== run 1 ==
Design chip_to_symbol, start of the top module:
module chip_to_symbol 
(
input logic         i_clk,
input logic         i_rst_n,
input logic         i_stream,
input logic         i_stream_valid,
output logic [3:0]  o_symbol,
output logic        o_symbol_valid       
);
logic [4:0] r_bit_counter;
logic [31:0] r_received_chip;
logic [5:0] s_ones_counter[15:0];
logic	[31:0]	chip_values [15:0];  
initial 
begin
	chip_values[0] 		=  32'b11011001110000110101001000101110;
	chip_values[8] 		=  32'b11101101100111000011010100100010;
	chip_values[4] 		=  32'b00101110110110011100001101010010;
	chip_values[12] 	=  32'b00100010111011011001110000110101;
	chip_values[2] 		=  32'b01010010001011101101100111000011;
	chip_values[10] 	=  32'b00110101001000101110110110011100;
	chip_values[6] 		=  32'b11000011010100100010111011011001;
	chip_values[14] 	=  32'b10011100001101010010001011101101;
	chip_values[1] 		=  32'b10001100100101100000011101111011;
	chip_values[9] 		=  32'b10111000110010010110000001110111;
	chip_values[5] 		=  32'b01111011100011001001011000000111;
	chip_values[13] 	=  32'b01110111101110001100100101100000;
	chip_values[3]		=  32'b00000111011110111000110010010110;
	chip_values[11]		=  32'b01100000011101111011100011001001;
	chip_values[7] 		=  32'b10010110000001110111101110001100;
	chip_values[15] 	=  32'b11001001011000000111011110111000;
end
  ...
For scale: ~100 flip-flops.
clock: 4.05 ns
lec_check: 0
abc_area: 1
cap_margin: 15
core_margin: 2
core_utilization: 72
cts_cluster_diameter: 353
cts_cluster_size: 72
hold_slack_margin: -0.09
slew_margin: 20
tns_end_percent: 5
run.sh (not shown) runs the stock make flow with config.mk's settings and CLKGATE_MAP_FILE=.
Complete run, failing final checks: run 1, reason negative setup slack.
Setup changes, run 1 to run 2
Settings: SETUP_SLACK_MARGIN now -0.57, previously not set; CTS_CLUSTER_SIZE no longer set, was 72; ABC_AREA no longer set, was 1; CTS_CLUSTER_DIAMETER no longer set, was 353; CAP_MARGIN now 20, was 15; HOLD_SLACK_MARGIN no longer set, was -0.09; TNS_END_PERCENT no longer set, was 5; the clock period (ns, I/O delays scaled along) now 9.16, was 4.05.
Findings:
- Taking run 1 as the reference point, the number of standard cells reported by yosys of run 2 falls by 244.
- Relative to run 1, cell count after synthesis has decreased by about 8% in run 2.
- Run 2 went all the way through synthesis, placement and routing and the layout is clean on timing, DRC and antenna.
- Core area was lower in run 1 than in run 2.
- Compared with run 1, run 2 instantiates a smaller number of cells.
- When the final numbers for run 1 and run 2 were put side by side, the row count turned out to be greater in run 2.
- In the tables for run 1 and run 2, overall routing resource usage reads higher with run 1.
### run 2 -> run 3
Settings: CTS_CLUSTER_SIZE newly set to 17; SETUP_SLACK_MARGIN changed from -0.57 to 0.93; the clock period (ns, I/O delays scaled along) changed from 9.16 to 3.12.
--- outcome ---
Among run 2 and run 3, the run that stopped before the end is run 3, and it is the only one.
The flow ended early for run 3: it failed with a tool error in clock tree synthesis (4_1_cts).
Compared with run 2, in run 3 count of buffers inserted at the top-level ports about even, die outline area stayed essentially flat.
HPWL after detailed placement was higher in the run labelled run 3.
Changes observed in run 3 relative to run 2: post-detailed-placement cell area moved up; pre-CTS setup slack moved down.
The inputs of run 4 differ from those of run 3 as listed below.
Settings: changing CORE_UTILIZATION from 72 to 61; setting TNS_END_PERCENT to 70 for the first time; removing CTS_CLUSTER_SIZE (formerly 17); removing SETUP_SLACK_MARGIN (formerly 0.93); changing the clock period (ns, I/O delays scaled along) from 3.12 to 10.0.
Findings:
- Going from run 3 to run 4, post-DP HPWL shrank by more than 10%.
- Diff run 4..run 3 | yosys-reported design area after synthesis | unchanged
- Number of nets produced by synthesis: run 4 vs run 3 identical
- Run 4 | stages: all done | timing, DRC, antenna: all pass
- Delta (run 4 minus run 3): placed cell area lost about 19%, die outline height saw an increase.
- Die size deteriorates in run 4 relative to run 3.
- Chip width (run 3 / run 4): 0.922
- Run 4 against run 3: number of instances in the synthesized netlist essentially unchanged, minimum setup slack after placement increased 5.06 ns.
Inputs modified between run 4 and run 5:
Settings: a change of CORE_UTILIZATION from 61 to 21; a deleted TNS_END_PERCENT that had been 70; a change of the clock period (ns, I/O delays scaled along) from 10.0 to 15.6.
### Flow results
Run 5 has completed all stages; timing, DRC and antenna checks passed. In the metrics for run 5 and run 4, the one carrying the lower area overhead of the layout relative to synthesis is run 4. When run 5 is measured against run 4, its sequential share of layout area turns out 0.50 points lower. Setup slack delta (run 5 − run 4): favourable. Run 5 vs. run 4: worst max-slew margin expressed relative to the limit -0.84 points, wire length +4.5%, worst reg-to-reg path cell count -1.
Here is what was changed in the inputs of run 6 compared with run 5.
Settings: changing CORE_UTILIZATION from 21 to 66; setting SETUP_SLACK_MARGIN to 1.05 for the first time; changing the clock period (ns, I/O delays scaled along) from 15.6 to 4.06.
### Flow results
Ran to the end and failed final checks on negative setup slack: run 6.
Per the comparison of run 6 with run 5, global-route usage +39 points, routability congestion estimate +2.6%, final routed wire length divided by cell count +28%.
In the tables for run 6 and run 5, fraction of standard cell area that is sequential reads higher with run 5.
Sort run 6 and run 5 by count of clock-buffer cells in the layout, descending, and run 6 comes first.
Run 5 vs run 6, worst setup path startpoint: s_ones_counter[11][3]$_DFFE_PN0P_ vs s_ones_counter[9][3]$_DFFE_PN0P_
In the tables for run 6 and run 5, fraction of met1 tracks used by global routing reads higher with run 6.


wip/violet:
Starting RTL as in the previous note.
export LEC_CHECK = 0
export ABC_AREA = 1
export CAP_MARGIN = 20
export CORE_MARGIN = 2
export CORE_UTILIZATION = 72
export CTS_CLUSTER_DIAMETER = 376
export CTS_CLUSTER_SIZE = 96
export PLACE_DENSITY = 0.38
export SETUP_SLACK_MARGIN = 0.35
export SLEW_MARGIN = 20
export TNS_END_PERCENT = 10
create_clock -name core_clock -period 4.09 [get_ports {i_clk}]
wip/violet: all stages done; final checks FAILED (negative setup slack).
Here is what was changed in the inputs of wip/umber compared with wip/violet.
Settings: TNS_END_PERCENT removed (was 10); SETUP_SLACK_MARGIN removed (was 0.35); CORE_UTILIZATION changed from 72 to 40; PLACE_DENSITY removed (was 0.38); CTS_CLUSTER_DIAMETER removed (was 376); CTS_CLUSTER_SIZE removed (was 96); ABC_AREA removed (was 1); the clock period (ns, I/O delays scaled along) changed from 4.09 to 7.27.
## What came out
wip/umber went all the way through synthesis, placement and routing and the layout is clean on timing, DRC and antenna. wip/umber against wip/violet: post-synth net total -6.3%; clock skew barely changed; chip footprint now larger; global routing usage summed across all routing layers went down by 23 points; sequential share of layout area now sits higher. Final setup violation count: wip/umber < wip/violet. The number of clock-tree buffers in the layout in wip/umber was lower than what wip/violet gave. Per the comparison of wip/umber with wip/violet, count of mapped cells out of synthesis now smaller; number of distinct library cells after synthesis saw an increase; non-clock buffer count decreased by 199 relative to the old numbers.
What wip/cedar does differently from wip/umber at the input level:
Settings: putting HOLD_SLACK_MARGIN at -0.09 where nothing was set; putting CTS_CLUSTER_DIAMETER at 353 where nothing was set; swapping 40 for 70 in CORE_UTILIZATION; swapping 7.27 for 4.49 in the clock period (ns, I/O delays scaled along).
Results
Looking at the reports, wip/umber completed the entire flow and the layout it produced met the timing, DRC and antenna checks. Finished, but not clean: wip/cedar, with negative setup slack. Summary of wip/cedar over wip/umber: area taken by flip-flops and latches moved up; clock buffer count moved down. The run showing the smaller wire length is wip/umber. In wip/cedar the global-route usage turned out 22 points higher than in wip/umber.
